== main ==
// top
module top(
    input logic clock, reset,
    input logic [9:0] inp,
    output logic [9:0] out
);
    logic [15:0] a, b, y;
    logic [3:0] sel;
    logic signal;
    input_16 in1(.clock, .reset, .data_in(inp), .num1(a), .num2(b), .op(sel), .start(signal));
    fpu_16 calc(.a, .b_ori(b), .sel, .y);
    output_16 out1(.clock, .reset, .ans(y), .done_calc(signal), .data_out(out));
endmodule
Size: ~2300 cells after synthesis, about 48 flip-flops, ~0.016 mm² of cells after synthesis.
Settings: LEC_CHECK=0, CAP_MARGIN=20, CORE_MARGIN=2, CORE_UTILIZATION=72, CTS_CLUSTER_SIZE=50, PLACE_DENSITY=0.76, SLEW_MARGIN=20; clock period 7.84 ns.
run.sh (not shown) runs the stock make flow with config.mk's settings and CLKGATE_MAP_FILE=.
main ran in full, but the layout does not pass; the checks complain about negative setup slack.
Inputs modified between main and the feature branch:
- CAP_MARGIN now 40, was 20
- HOLD_SLACK_MARGIN now 0.3, previously not set
- CORE_UTILIZATION now 65, was 72
- SETUP_SLACK_MARGIN now -0.39, previously not set
- CTS_CLUSTER_SIZE now 31, was 50
- PLACE_DENSITY no longer set, was 0.76
- the clock period (ns, I/O delays scaled along) now 5.03, was 7.84
Notes after the runs:
- As the logs show, the feature branch stopped at global routing (5_1_grt) after a tool error, so it never reached the end of the flow.
- Row post-CTS resize count: the feature branch higher / main lower
- Diff main -> the feature branch | total die size | increase of 10%
- Diff main..the feature branch | number of clock buffers inserted by TritonCTS | unchanged
- Number of placed I/O pins came out exactly the same in the feature branch and main.
- Diff the feature branch..main | portion of the post-synthesis area used by sequential elements | unchanged
- From the feature branch to main, count of hold buffers inserted by post-cts repair did not move at all.
- The feature branch vs. main: starting density of the core -7.2 points, chip area estimate from yosys synthesis ~0 delta, height of the die +5.1%.
- Going from main to the feature branch, the worst slack at placement was found to have gone down by 2.33 ns.

== run 1 ==
Starting RTL as in the previous note.
==> flow/design.v (excerpt) <==
module top(
    input logic clock, reset,
    input logic [9:0] inp,
    output logic [9:0] out
);
export LEC_CHECK = 0
export ABC_AREA = 0
export CAP_MARGIN = 25
export CELL_PAD_IN_SITES_DETAIL_PLACEMENT = 1
export CELL_PAD_IN_SITES_GLOBAL_PLACEMENT = 0
export CORE_MARGIN = 5
export CORE_UTILIZATION = 36
export CTS_CLUSTER_DIAMETER = 77
export GPL_ROUTABILITY_DRIVEN = 0
export GPL_TIMING_DRIVEN = 0
export HOLD_SLACK_MARGIN = 0.07
export MIN_ROUTING_LAYER = met1
export PLACE_DENSITY_LB_ADDON = 0.04
export SLEW_MARGIN = 10
create_clock -name core_clock -period 5.74 [get_ports {clock}]
Completing all stages was not enough for run 1: its layout failed the final checks because of setup timing.
The inputs of run 2 differ from those of run 1 as listed below.
- clearing CELL_PAD_IN_SITES_GLOBAL_PLACEMENT, which used to be 0
- swapping 36 for 72 in CORE_UTILIZATION
- clearing ABC_AREA, which used to be 0
- clearing PLACE_DENSITY_LB_ADDON, which used to be 0.04
- clearing CELL_PAD_IN_SITES_DETAIL_PLACEMENT, which used to be 1
- swapping 5 for 2 in CORE_MARGIN
- clearing GPL_ROUTABILITY_DRIVEN, which used to be 0
- swapping 25 for 20 in CAP_MARGIN
- swapping 10 for 20 in SLEW_MARGIN
- putting CTS_CLUSTER_SIZE at 50 where nothing was set
- swapping 77 for 28 in CTS_CLUSTER_DIAMETER
- clearing GPL_TIMING_DRIVEN, which used to be 0
- clearing MIN_ROUTING_LAYER, which used to be met1
- putting PLACE_DENSITY at 0.35 where nothing was set
- clearing HOLD_SLACK_MARGIN, which used to be 0.07
- swapping 5.74 for 7.84 in the clock period (ns, I/O delays scaled along)
==> comparison <==
- Run 2 vs. run 1: die footprint fell 26000 sq um; maximum number of pins on one net before global-route repair moved up; via count increased 2083; wire length decreased about 8%; number of cells in the finished layout apart from fillers -323.
- Complete run, failing final checks: run 2, reason setup timing.
- Between run 2 and run 1, the clock-buffer cell count figures differ only marginally.
## Diff of input files: run 3 against run 2
- CORE_UTILIZATION now 47, was 72
- SLEW_MARGIN now 5, was 20
- PLACE_DENSITY_LB_ADDON now 0.21, previously not set
- CORE_MARGIN now 5, was 2
- SETUP_SLACK_MARGIN now 0.06, previously not set
- GPL_TIMING_DRIVEN now 0, previously not set
- HOLD_SLACK_MARGIN now 0.21, previously not set
- CELL_PAD_IN_SITES_DETAIL_PLACEMENT now 1, previously not set
- ABC_AREA now 0, previously not set
- TNS_END_PERCENT now 50, previously not set
- CTS_CLUSTER_DIAMETER now 46, was 28
- CTS_CLUSTER_SIZE now 55, was 50
- PLACE_DENSITY no longer set, was 0.35
- the clock period (ns, I/O delays scaled along) now 8.72, was 7.84
Notes after the runs:
- In run 2 the implementation completed, yet the final layout does not meet the checks, the culprit being setup timing.
- Status run 3: flow complete, layout not clean - setup timing
- Run 3: number of standard cells in the layout, taps in and fillers out is about 4.7% higher than what run 2 reported.
- Core box area (lower): run 2
- Compared with run 2, run 3 shows final worst-path setup slack higher by 280 ps.
- Run 2 ended up with out1.data_out[7]$_DFF_PP0_ as its critical path capture point; run 3 ended up with out1.data_out[9]$_DFF_PP0_.
[inputs] run 4 vs run 3
- swapping 5 for 2 in CORE_MARGIN
- swapping 47 for 69 in CORE_UTILIZATION
- clearing TNS_END_PERCENT, which used to be 50
- swapping 0.21 for -0.07 in HOLD_SLACK_MARGIN
- clearing GPL_TIMING_DRIVEN, which used to be 0
- putting PLACE_DENSITY at 0.66 where nothing was set
- clearing CELL_PAD_IN_SITES_DETAIL_PLACEMENT, which used to be 1
- swapping 5 for 20 in SLEW_MARGIN
- clearing SETUP_SLACK_MARGIN, which used to be 0.06
- clearing ABC_AREA, which used to be 0
- clearing CTS_CLUSTER_DIAMETER, which used to be 46
- clearing PLACE_DENSITY_LB_ADDON, which used to be 0.21
- swapping 55 for 50 in CTS_CLUSTER_SIZE
- swapping 8.72 for 7.57 in the clock period (ns, I/O delays scaled along)
==> comparison <==
Run 3 finished all stages; however, its layout fails the closing checks, the failures being setup timing.
Complete run, failing final checks: run 4, reason setup timing.
Run 3 → run 4: fmax increased 0.0013 GHz, met1 capacity usage during global routing increased 12 points, minimum hold slack decreased 6.7 ps, cell area increased 720 sq um.
Taking run 3 as the reference, in run 4 violation count after the first detailed-routing iteration shows an increase of 51%; layout-stage area growth over the synthesis result shows an increase of 4.4 points.
Against run 3, run 4 comes in about 12% higher on critical path depth in cells.
What run 4 reported for non-clock buffer count has to be multiplied by 0.71 to get the figure for run 3.
Diff run 3 -> run 4: aggregate routed wire length now smaller, sequential share of layout area now sits lower.
The following lists how run 5 was set up differently from run 4:
- GPL_ROUTABILITY_DRIVEN newly set to 1
- TNS_END_PERCENT newly set to 25
- CORE_MARGIN changed from 2 to 8
- SETUP_SLACK_MARGIN newly set to 1.65
- CELL_PAD_IN_SITES_DETAIL_PLACEMENT newly set to 1
- CTS_CLUSTER_SIZE removed (was 50)
- MAX_ROUTING_LAYER newly set to met5
- HOLD_SLACK_MARGIN removed (was -0.07)
- GPL_TIMING_DRIVEN newly set to 0
- SLEW_MARGIN changed from 20 to 10
- PLACE_DENSITY changed from 0.66 to 0.6
- ABC_AREA newly set to 1
- CAP_MARGIN changed from 20 to 15
- MIN_ROUTING_LAYER newly set to met1
- CTS_CLUSTER_DIAMETER newly set to 359
- CELL_PAD_IN_SITES_GLOBAL_PLACEMENT newly set to 0
- CORE_UTILIZATION changed from 69 to 66
- the clock period (ns, I/O delays scaled along) changed from 7.57 to 5.99
==> results <==
On count of instantiated cells in the yosys netlist: run 5 sits above run 4. Sort run 5 and run 4 by area fraction in and, or, nand and nor cells asc -> top: run 4. There was hardly any difference in area of the core between run 5 and run 4. Run 4: flow complete, layout not clean; failing: setup timing. Run 5 | ERROR | detailed placement (3_5_place_dp). Per the comparison of run 5 with run 4, vertical die dimension increased 7.1%; synthesized instance count increased about 13%; count of unique library cells instantiated by Yosys decreased about 34%. Higher initial core utilization was reported by run 4, not run 5. For the area figure in the yosys stat output, run 5 came in about 5% lower than run 4 did.
